==> inputs of v24 <==
## Risc_32_bit
module Risc_32_bit
(
  input         clk       ,
  input         rst_n     ,
  output [31:0] imem_addr ,
  input  [31:0] imem_rdata,
  output [31:0] dmem_addr ,
  output [31:0] dmem_wdata,
  output        dmem_we   ,
  input  [31:0] dmem_rdata
);
clock: 13.2 ns
lec_check: 0
cap_margin: 25
cell_pad_in_sites_global_placement: 2
core_margin: 2
core_utilization: 27
cts_cluster_diameter: 127
gpl_routability_driven: 0
gpl_timing_driven: 0
hold_slack_margin: 0.25
max_routing_layer: met4
slew_margin: 20
tns_end_percent: 60
run.sh (not shown) runs the stock make flow with config.mk's settings and CLKGATE_MAP_FILE=.
==> v37: changes against v24 <==
Settings changed: ABC_AREA set to 0, CAP_MARGIN 25 to 5, CELL_PAD_IN_SITES_DETAIL_PLACEMENT set to 0, CELL_PAD_IN_SITES_GLOBAL_PLACEMENT 2 to not set, CORE_ASPECT_RATIO set to 1.07, CORE_UTILIZATION 27 to 71, CTS_CLUSTER_DIAMETER 127 to 81, CTS_CLUSTER_SIZE set to 86, GPL_ROUTABILITY_DRIVEN 0 to not set, GPL_TIMING_DRIVEN 0 to not set, HOLD_SLACK_MARGIN 0.25 to not set, MAX_ROUTING_LAYER met4 to not set, SETUP_SLACK_MARGIN set to 1.17, TNS_END_PERCENT 60 to not set.
==> flow/constraint.sdc (replaced) <==
create_clock -name core_clock -period 4.79 [get_ports {clk}]
set_input_delay 0.9580 -clock core_clock [delete_from_list [all_inputs] [get_ports {clk}]]
set_output_delay 0.9580 -clock core_clock [all_outputs]
set_load 0.01 [all_outputs]
==> v32: changes against v24 <==
Settings changed: CAP_MARGIN 25 to 20, CELL_PAD_IN_SITES_GLOBAL_PLACEMENT 2 to not set, CORE_UTILIZATION 27 to 61, CTS_CLUSTER_DIAMETER 127 to not set, CTS_CLUSTER_SIZE set to 39, GPL_ROUTABILITY_DRIVEN 0 to not set, GPL_TIMING_DRIVEN 0 to not set, HOLD_SLACK_MARGIN 0.25 to not set, MAX_ROUTING_LAYER met4 to not set, SETUP_SLACK_MARGIN set to 1.11, TNS_END_PERCENT 60 to not set.
==> flow/constraint.sdc (replaced) <==
create_clock -name core_clock -period 4.36 [get_ports {clk}]
set_input_delay 0.8720 -clock core_clock [delete_from_list [all_inputs] [get_ports {clk}]]
set_output_delay 0.8720 -clock core_clock [all_outputs]
set_load 0.01 [all_outputs]
==> notes <==
In v24 the clock power is lower than in v32, by 62%.
Against v24, the critical path depth of v32 is higher by 4.
First-iteration DRC count: v24 is lower than v32 (about 30%).
v24 passed the timing, design-rule and antenna checks. v32 completed and failed the layout checks on setup timing. v37 did not get past global routing on GRT-0232.
Against v32, the register-to-register slack of v24 is higher by 5300 ps.
In v32 the non-clock buffer count is higher than in v24, by 188.
Sequential cell count is the same in v24 and v32.
Of v32 and v24, v32 has the higher final area (gap about 2%, measured against v24).
Synthesized cell count is the same in v32 and v24.
Between v32 and v24, the lower wire length is in v32 (gap about 18%, measured against v24).
Of v24 and v32, v32 has the higher combinational power (gap 71%, measured against v32).
==> figures <==
Status: v24 no timing/DRC/antenna violations; v32 complete, but fails checks; v37 aborted with a tool error
Last stage reached: v24 -; v32 -; v37 global routing
Layout check failures: v24 -; v32 setup timing; v37 -
Sequential-cell power consumption: v24 5020 uW; v32 15200 uW; v37 -
Number of warnings the tools reported: v24 92; v32 98; v37 -
Layout clock buffers: v24 230; v32 187; v37 -
Width of the die: v24 543 um; v32 363 um; v37 326 um
Final design instance area without fill: v24 94300 um2; v32 96200 um2; v37 -
Slack of the worst reg-to-reg path: v24 4280 ps; v32 -1070 ps; v37 -
Crit path arrival time: v24 9600 ps; v32 6100 ps; v37 -
Max-Slew Margin vs Limit: v24 18.2%; v32 14.8%; v37 -
Required time reported for the critical path endpoint: v24 13880 ps; v32 5030 ps; v37 -
Clk pwr: v24 4920 uW; v32 12900 uW; v37 -
Late-Pin Clk Latency: v24 880 ps; v32 820 ps; v37 -
Source of the worst register-to-register timing path: v24 Reg_MEM_WB_i.wb_rd[2]; v32 Reg_MEM_WB_i.wb_rd[3]; v37 -
Area growth from synthesis to layout: v24 20.0%; v32 22.5%; v37 -
End of the critical path: v24 State_IF_if.Reg_PC_i.pc_curr[22]; v32 State_IF_if.Reg_PC_i.pc_curr[22]; v37 -
Mean routed wirelength per cell: v24 35.9 um; v32 35.9 um; v37 -
CP max FO: v24 11; v32 6; v37 -
Maximum operating frequency: v24 112 MHz; v32 184 MHz; v37 -
Placement Rows: v24 198; v32 131; v37 126
First-pass iteration count of the detailed router: v24 8; v32 17; v37 -
Non-clock buffer count in the final layout: v24 974; v32 1162; v37 -
Power and IR drop assume default switching activity.
